run 1:
Design Top_FFT, start of the top module:
module Top_FFT #(
    parameter   INTEGER_SIZE = 4,
                FRACT_SIZE = 14,
                NFFT = 64
) (
    input       wire                                             clk, rst,
    input       wire                                             start_FFT,
    input       wire    signed  [INTEGER_SIZE+FRACT_SIZE-1:0]    serial_in_r, serial_in_i,
    output      wire    signed  [INTEGER_SIZE+FRACT_SIZE-1:0]    serial_out_r, serial_out_i,
    output      wire                                             end_FFT, data_valid_FFT
);
Size in the first run: about 21000 cells after synthesis, about 3400 flip-flops, roughly 77 I/O pins.
export LEC_CHECK = 0
export ABC_AREA = 1
export CAP_MARGIN = 20
export CORE_MARGIN = 2
export CORE_UTILIZATION = 70
export CTS_CLUSTER_DIAMETER = 227
export CTS_CLUSTER_SIZE = 35
export MAX_ROUTING_LAYER = met4
export PLACE_DENSITY = 0.64
export SETUP_SLACK_MARGIN = 1.89
export SLEW_MARGIN = 20
create_clock -name core_clock -period 7.06 [get_ports {clk}]
run.sh (not shown) runs the stock make flow with config.mk's settings and CLKGATE_MAP_FILE=.
For run 1, the flow was terminated by a tool error in global routing and produced no final design.
[inputs] run 2 vs run 1
Settings: removing MAX_ROUTING_LAYER (formerly met4); changing PLACE_DENSITY from 0.64 to 0.6; removing ABC_AREA (formerly 1); changing CORE_UTILIZATION from 70 to 16; removing CTS_CLUSTER_SIZE (formerly 35); removing CTS_CLUSTER_DIAMETER (formerly 227); removing SETUP_SLACK_MARGIN (formerly 1.89); changing the clock period (ns, I/O delays scaled along) from 7.06 to 12.5.
Findings:
- Run 2 ran to completion and came out clean on the timing, DRC and antenna checks.
- Final RePlAce weighted congestion down about 18% in run 2 wrt run 1
- Run 2 vs run 1 — yosys stat chip area dropped by a few percent
- Taking run 1 as the reference, in run 2 per-instance average area after synthesis rose by 1.4 sq um; post-placement cell count increased by 9132 relative to the old numbers; buffer count from post-CTS setup fixing -56; fraction of synthesized area in multiplexers picked up an extra 0.85 points.
- Compared to run 1, run 2 was floorplanned on a bigger die.
- Compared with run 1, run 2 shows a lower effective utilization at floorplan.
- Per the comparison of run 2 with run 1, placement-stage worst setup slack shows an increase of 2.26 ns, placement-stage cell area shows no meaningful change.
The inputs of run 3 differ from those of run 2 as listed below.
Settings: CTS_CLUSTER_SIZE now 37, previously not set; CORE_UTILIZATION now 70, was 16; the clock period (ns, I/O delays scaled along) now 8.76, was 12.5.
Complete run, failing final checks: run 3, reason antenna rules.
The higher maximum ir drop on the vdd rail came out of run 3.
Against run 2, run 3 reports a post-detailed-placement half-perimeter wirelength that is higher.
From run 2 to run 3 the numbers moved as follows: power now larger, worst-case headroom to the max-slew limit higher, synthesis-to-layout area growth fell 6.1 points.
Summary — number of antenna violations at the first check in global routing, run 3 relative to run 2: higher, by 160%.
Wire length of the first global-routing pass sits higher in run 3 than in run 2.
Die area (run 3 over run 2): decrease, 1.0 sq mm
Run 3 against run 2: detail-routed net length per standard cell saw an increase, vertical die dimension now smaller.
Total area of multi-input combinational cells across run 3 and run 2: no real change.
> inputs changed (run 3 -> run 4)
Settings: CTS_CLUSTER_SIZE: 37 -> unset; CORE_UTILIZATION: 70 -> 61; the clock period (ns, I/O delays scaled along): 8.76 -> 6.92.
--- outcome ---
FAIL for each of run 3 and run 4. STATUS run=run 4 STAGES=ALL_DONE FINAL_CHECKS=FAILED CAUSE=setup timing. Run 3 finished all stages; layout check result: FAIL, due to antenna rules. Against run 3, run 4 reports a first-pass GRT wire length that is lower. Run 4 against run 3: clock buffer instance count of the final layout went up by 5, power density over the cells went up by 28 mW/mm^2, number of logic stages on the critical path including buffering went up by 6.3%. When the final numbers for run 3 and run 4 were put side by side, the static leakage power turned out to be smaller in run 3. Relative to run 3, the shortest clock period the worst path allows after layout of run 4 is lower by 0.45 ns. Number of placed instances with taps included was lower in run 3 than in run 4. Against run 3, number of CTS-inserted buffers in run 4 rose slightly. Looking only at aggregate routed wire length, and setting everything else aside, the lower value of run 3 and run 4 goes to run 4. Of run 3 and run 4, the run reporting the higher power consumption was run 4. Against run 3 as the reference, run 4 delivers a lower data arrival time at the worst-slack endpoint.


== run A ==
Top_FFT again, from the RTL that the note above started with.
==> flow/design.v (excerpt) <==
module Top_FFT #(
    parameter   INTEGER_SIZE = 4,
                FRACT_SIZE = 14,
                NFFT = 64
) (
    input       wire                                             clk, rst,
    input       wire                                             start_FFT,
    input       wire    signed  [INTEGER_SIZE+FRACT_SIZE-1:0]    serial_in_r, serial_in_i,
    output      wire    signed  [INTEGER_SIZE+FRACT_SIZE-1:0]    serial_out_r, serial_out_i,
    output      wire                                             end_FFT, data_valid_FFT
);
==> flow/config.mk <==
export PLATFORM = sky130hd
export DESIGN_NAME = Top_FFT
export DESIGN_NICKNAME = Top_FFT
export VERILOG_FILES = /design/flow/design.v
export SDC_FILE = /design/flow/constraint.sdc
export NUM_CORES = 4
export LEC_CHECK = 0
export ABC_AREA = 1
export CAP_MARGIN = 15
export CELL_PAD_IN_SITES_DETAIL_PLACEMENT = 2
export CORE_MARGIN = 4
export CORE_UTILIZATION = 36
export CTS_CLUSTER_DIAMETER = 220
export CTS_CLUSTER_SIZE = 15
export GPL_ROUTABILITY_DRIVEN = 0
export GPL_TIMING_DRIVEN = 0
export PLACE_DENSITY_LB_ADDON = 0.08
export SETUP_SLACK_MARGIN = -0.31
export SLEW_MARGIN = 5
export TNS_END_PERCENT = 70
==> flow/constraint.sdc <==
create_clock -name core_clock -period 8.4 [get_ports {clk}]
set_input_delay 1.6800 -clock core_clock [delete_from_list [all_inputs] [get_ports {clk}]]
set_output_delay 1.6800 -clock core_clock [all_outputs]
set_load 0.01 [all_outputs]
Every stage of run A finished as expected; the final checks, on the other hand, flagged negative setup slack, which means the layout fails.
Input changes introduced in run B (baseline for comparison: run A):
==> flow/config.mk <==
export PLATFORM = sky130hd
export DESIGN_NAME = Top_FFT
export DESIGN_NICKNAME = Top_FFT
export VERILOG_FILES = /design/flow/design.v
export SDC_FILE = /design/flow/constraint.sdc
export NUM_CORES = 4
export LEC_CHECK = 0
export CAP_MARGIN = 20
export CORE_MARGIN = 2
export CORE_UTILIZATION = 28
export PLACE_DENSITY = 0.6
export SLEW_MARGIN = 20
==> flow/constraint.sdc <==
create_clock -name core_clock -period 19.1 [get_ports {clk}]
set_input_delay 3.8200 -clock core_clock [delete_from_list [all_inputs] [get_ports {clk}]]
set_output_delay 3.8200 -clock core_clock [all_outputs]
set_load 0.01 [all_outputs]
Findings:
Run B finished all stages; the layout is clean.
Final instance count without filler cells (run B vs. run A) decreases by a few percent
Run B vs run A: total instance count after detailed placement down
The multi-input logic area number comes out lower for run B vs run A.
Across both runs, routed wire length was lower for run B than for run A.
Higher sum of buffers and inverters on the critical path among run B and run A: run A
Input-level comparison between run C and run B:
-- flow/config.mk --
<<< run B, line 10
export CORE_UTILIZATION = 28
>>> run C, line 10
export CORE_UTILIZATION = 40
==> flow/constraint.sdc <==
create_clock -name core_clock -period 12.0 [get_ports {clk}]
set_input_delay 2.4000 -clock core_clock [delete_from_list [all_inputs] [get_ports {clk}]]
set_output_delay 2.4000 -clock core_clock [all_outputs]
set_load 0.01 [all_outputs]
### Flow results
Diff run B -> run C: post-layout instance count excluding filler cells went down by about 10%; end-of-flow core utilization went up by 13 points; net total in the final layout was more or less identical.
Area added between synthesis and finish in run C vs run B: down 1.3 points
Modified inputs, run D compared to run C
-- flow/config.mk --
<<< run C, line 8
>>> run D, line 8
export ABC_AREA = 0
<<< run C, line 9
export CORE_MARGIN = 2
>>> run D, line 10
export CELL_PAD_IN_SITES_DETAIL_PLACEMENT = 1
export CELL_PAD_IN_SITES_GLOBAL_PLACEMENT = 2
export CORE_MARGIN = 6
<<< run C, line 11
export PLACE_DENSITY = 0.6
export SLEW_MARGIN = 20
>>> run D, line 14
export GPL_ROUTABILITY_DRIVEN = 1
export MIN_ROUTING_LAYER = met2
export SLEW_MARGIN = 35
export TNS_END_PERCENT = 15
On highest ir drop seen on vdd, the higher figure sits with run C, not run D. Taking run C as the reference, in run D number of buffers created by CTS shows an increase of about 7%; wire length rose 91000 µm.


job 1732:
Starting RTL as in the previous note.
make LEC_CHECK=0 CAP_MARGIN=20 CELL_PAD_IN_SITES_DETAIL_PLACEMENT=1 CELL_PAD_IN_SITES_GLOBAL_PLACEMENT=1 CORE_MARGIN=2 CORE_UTILIZATION=44 CTS_CLUSTER_SIZE=96 GPL_TIMING_DRIVEN=1 HOLD_SLACK_MARGIN=0.22 PLACE_DENSITY_LB_ADDON=0.17 SLEW_MARGIN=40 finish   # period 18.0 ns
Modified inputs, job 3622 compared to job 1732
- an added PLACE_DENSITY of 0.6
- a deleted CELL_PAD_IN_SITES_DETAIL_PLACEMENT that had been 1
- a deleted GPL_TIMING_DRIVEN that had been 1
- a change of CORE_UTILIZATION from 44 to 64
- a deleted CELL_PAD_IN_SITES_GLOBAL_PLACEMENT that had been 1
- a deleted CTS_CLUSTER_SIZE that had been 96
- a change of SLEW_MARGIN from 40 to 20
- a deleted HOLD_SLACK_MARGIN that had been 0.22
- a deleted PLACE_DENSITY_LB_ADDON that had been 0.17
- a change of the clock period (ns, I/O delays scaled along) from 18.0 to 12.6
Lower layout filler cell count goes to job 3622 over job 1732.
Power, job 3622 and job 1732: lower on job 1732
Die area | job 3622 < job 1732
As far as xor/xnor share of the synthesized area goes, job 1732 and job 3622 are indistinguishable; the numbers are identical.
Job 3622: PASS, flow complete, no timing, DRC or antenna violations
Relative to job 1732, power dissipated in sequential cells increased by about 43% in job 3622.
Going from job 1732 to job 3622, average routed wire per standard cell down 0.69%, worst setup slack after layout -5060 ps.
### job 3622 -> job 3672
- swapping 64 for 72 in CORE_UTILIZATION
- putting TNS_END_PERCENT at 5 where nothing was set
- swapping 12.6 for 8.03 in the clock period (ns, I/O delays scaled along)
### Flow results
[compare] base=job 3622 new=job 3672: number of buffers inserted to repair setup after CTS increased 11; placeable core area decreased 11%; die area decreased 11%; post-cts repair resize count increased 115; final weighted congestion of routability-driven global placement increased 2.2%. Job 3672 -> job 3622: total placed cells including tap cells flat. Tool error DPL-0033 stopped job 3672 during global routing (5_1_grt); no final results.
## Diff of input files: job 5358 against job 3672
- a change of CORE_UTILIZATION from 72 to 40
- a deleted TNS_END_PERCENT that had been 5
- a change of the clock period (ns, I/O delays scaled along) from 8.03 to 10.7
==> results <==
Job 5358: flow completed, timing, DRC and antenna clean. Of job 5358 and job 3672, it is job 5358 that has the higher number of core rows. TritonCTS buffer count (lower): job 3672. Re buffer levels on the longest clock path: no difference whatsoever between job 5358 and job 3672. Measured against job 5358, the area of the die of job 3672 comes out at 0.56 times the reference value.
Power figures rest on the tool's default switching activity, not on a simulated workload.
